Setup of run A:
==> flow/design.v (excerpt) <==
module conv_engine(
    input         clk,
    input         reset,
    input         en_ctrl,
    output [15:0] s_addr,
    output [15:0] w_addr,
    output [15:0] b_addr,
    input  [7:0]  signal,
    input  [7:0]  weight,
    input  [7:0]  bias,
    output [15:0] save_addr,
    output [7:0]  convout,
    output        en_write,
    output        finish
);
Size in the first run: roughly 2,400 cells after synthesis, about 200 flip-flops, ~100 I/O pins.
make LEC_CHECK=0 ABC_AREA=1 CAP_MARGIN=20 CORE_MARGIN=2 CORE_UTILIZATION=72 CTS_CLUSTER_DIAMETER=381 CTS_CLUSTER_SIZE=13 GPL_TIMING_DRIVEN=1 PLACE_DENSITY_LB_ADDON=0.14 SETUP_SLACK_MARGIN=0.6 SLEW_MARGIN=40 TNS_END_PERCENT=70 finish   # period 2.05 ns
run.sh (not shown) runs the stock make flow with config.mk's settings and CLKGATE_MAP_FILE=.
Run A did not finish; the tool stopped in clock tree synthesis with error DPL-0038.
Changes in run B relative to run A:
Settings: a deleted TNS_END_PERCENT that had been 70; a deleted SETUP_SLACK_MARGIN that had been 0.6; a deleted CTS_CLUSTER_SIZE that had been 13; a change of SLEW_MARGIN from 40 to 20; a change of CTS_CLUSTER_DIAMETER from 381 to 273; a deleted PLACE_DENSITY_LB_ADDON that had been 0.14; a deleted GPL_TIMING_DRIVEN that had been 1; a deleted ABC_AREA that had been 1; a change of the clock period (ns, I/O delays scaled along) from 2.05 to 6.1.
Notes after the runs:
- STATUS run=run B STAGES=ALL_DONE FINAL_CHECKS=FAILED CAUSE=negative setup slack
- In run B the number of standard cells after synthesis turned out 368 lower than in run A.
- Die span in x: lower on run B
- Floorplan core density: run B vs run A, no meaningful difference
- Xor and xnor area share after synthesis: run B and run A compared, lower one is run A
- From run A to run B the numbers moved as follows: final estimated routing congestion in global placement shrank by 0.017; chip area line of the yosys report shrank by about 3.6%.
- In the metrics for run B and run A, the one carrying the lower die area is run B.
- Simple logic cell fraction of the synthesized area, run B and run A: lower on run B
Input-level comparison between run C and run B:
Settings: CORE_UTILIZATION changed from 72 to 44; CTS_CLUSTER_DIAMETER removed (was 273); the clock period (ns, I/O delays scaled along) changed from 6.1 to 4.51.
- Ran to the end and failed final checks on negative setup slack: run C.
- | area added between synthesis and finish | higher: run C |
- weight[7] as the first element of the critical path was reported by run B, and weight[1] by run C.
- Max number of nets in the layout across run B and run C: run C
- Total design power, run B and run C: larger value in run C
- Compared with run B, run C shows a summed negative setup slack over all endpoints that is 15.73 ns lower.
- In run C, the overall die height came out 44 um above the value in run B.
- On die size: between run B and run C, it ends up lower for run B.
- The run with more setup slack is run B; run C has less.
- Tightest hold margin was higher in the run labelled run C.
- In terms of max-capacitance violation count, run C and run B differ only marginally.
- Side by side, sequential fraction of total cell area turned out lower in run C than in run B.
Input-level comparison between run D and run C:
Settings: SETUP_SLACK_MARGIN now -0.36, previously not set; CORE_UTILIZATION now 70, was 44; the clock period (ns, I/O delays scaled along) now 5.49, was 4.51.
--- outcome ---
- Finished, but not clean: run D, with negative setup slack.
- NOTE final non-filler cell area run C->run D decreased by more than 10%
- Comparing slack of the worst reg-to-reg path for run D and run C, the smaller number came from run C.
- Run D against run C; flip-flop and latch area is down slightly.
- Compared with run C, run D has extra setup slack.
- Standard cell core area sits lower in run D than in run C.
- Taking run C as the reference, in run D number of nets in the final layout dropped 5.2%, worst hold margin barely changed, static power due to leakage dropped 7.7%, fraction of the core area covered by cells at the end of the flow climbed 28 points.
- Via count of the first global-routing pass, run D vs run C: up by more than 10%
- In the reports for run D and run C, the smaller global-route usage belongs to run C.

========
## build 72
Starting RTL as in the previous note.
clock: 4.76 ns
lec_check: 0
abc_area: 1
cap_margin: 5
cell_pad_in_sites_global_placement: 2
core_margin: 2
core_utilization: 32
cts_cluster_diameter: 330
cts_cluster_size: 40
gpl_routability_driven: 0
gpl_timing_driven: 1
min_routing_layer: met2
place_density_lb_addon: 0.11
setup_slack_margin: -0.21
slew_margin: 0
tns_end_percent: 70
Layout checks on build 72: not met. Flow itself completed; violations: design-rule violations, negative setup slack.
> inputs changed (build 72 -> build 51)
Settings: clearing MIN_ROUTING_LAYER, which used to be met2; clearing CTS_CLUSTER_SIZE, which used to be 40; clearing SETUP_SLACK_MARGIN, which used to be -0.21; clearing TNS_END_PERCENT, which used to be 70; swapping 2 for 3 in CORE_MARGIN; clearing PLACE_DENSITY_LB_ADDON, which used to be 0.11; clearing ABC_AREA, which used to be 1; clearing CELL_PAD_IN_SITES_GLOBAL_PLACEMENT, which used to be 2; clearing GPL_TIMING_DRIVEN, which used to be 1; swapping 5 for 10 in CAP_MARGIN; swapping 32 for 40 in CORE_UTILIZATION; swapping 330 for 364 in CTS_CLUSTER_DIAMETER; swapping 4.76 for 10.0 in the clock period (ns, I/O delays scaled along).
==> results <==
Comparing build 51 and build 72, the lower multiplexer share of the synthesized area was measured on build 72. Summary of the comparison: static leakage is lower in build 51, relative to build 72. Build 51: worst setup slack is 2.48 ns higher than what build 72 reported. Of build 51 and build 72, build 72 shows the lower largest fanout of any net on the critical path, with build 51 above it. Relative to build 72, power has decreased by 72% in build 51. The instance count on the critical path number comes out higher for build 72 vs build 51. Build 51 went all the way through synthesis, placement and routing and the layout is clean on timing, DRC and antenna. Build 51 vs. build 72: area after synthesis went down 660 um2, data arrival time of the critical path went up 2.67 ns, synthesized cell count went down 368.
The following lists how build 74 was set up differently from build 51:
Settings: PLACE_DENSITY_LB_ADDON now 0.3, previously not set; MIN_ROUTING_LAYER now met2, previously not set; TNS_END_PERCENT now 95, previously not set; CORE_UTILIZATION now 26, was 40; MAX_ROUTING_LAYER now met4, previously not set; CAP_MARGIN now 20, was 10; CELL_PAD_IN_SITES_GLOBAL_PLACEMENT now 2, previously not set; SLEW_MARGIN now 40, was 0.
Results
- Compared build 74 vs build 51, and area growth from synthesis to layout is up in build 74.
- Compared with build 51, in build 74 headroom to the max-slew limit picked up an extra 11 points; DRC violation total after the first TritonRoute iteration has increased; logic gate share of total power picked up an extra 0.3 points; total vias in the final route climbed 5,334.
- Of the two candidates, build 51 has the worse worst hold slack and build 74 the better one.
Setup changes, build 74 to build 81
Settings: a change of CORE_UTILIZATION from 26 to 40; a deleted MIN_ROUTING_LAYER that had been met2; a deleted TNS_END_PERCENT that had been 95; a change of CTS_CLUSTER_DIAMETER from 364 to 301; a deleted MAX_ROUTING_LAYER that had been met4; a deleted GPL_ROUTABILITY_DRIVEN that had been 0; a change of CAP_MARGIN from 20 to 30; a deleted PLACE_DENSITY_LB_ADDON that had been 0.3; a change of SLEW_MARGIN from 40 to 20; a deleted CELL_PAD_IN_SITES_GLOBAL_PLACEMENT that had been 2; an added CTS_CLUSTER_SIZE of 49; a change of CORE_MARGIN from 3 to 7; an added CORE_ASPECT_RATIO of 1.46.
==> results <==
signal[2] as the start point of the critical path was reported by build 74, and weight[4] by build 81. Comparing build 81 and build 74, the higher layout-stage area growth over the synthesis result is on build 74. Of the two candidates, build 74 has the worse reg-to-reg setup timing slack and build 81 the better one. Build 81: all stages complete, timing, DRC and antenna checks passed. In the tables for build 81 and build 74, overall routing resource usage reads lower with build 81.
What build 83 does differently from build 81 at the input level:
Settings: changing CORE_UTILIZATION from 40 to 58; setting TNS_END_PERCENT to 20 for the first time; setting PLACE_DENSITY to 0.35 for the first time; setting SETUP_SLACK_MARGIN to 2.27 for the first time.
==> results <==
Compared to build 81, the router laid down less metal wire for build 83. Lower met2 wire length goes to build 81 over build 83. Compared to build 81, build 83 has normalized max-slew margin 1.3 points higher. Max share of power burned in combinational logic across build 81 and build 83: build 83. Build 81 → build 83: floorplan die area went down 29%; maximum frequency went up about 10%. Build 83 vs build 81 — via total after detailed routing climbed slightly. Re total of plain and repair buffers excluding clock buffers: build 81 and build 83 aren't equal, and the higher value belongs to build 83. Re relative area change from synthesis to final layout: build 81 was higher than build 83.
No activity file was given, so power comes from the tool's default toggle rates.
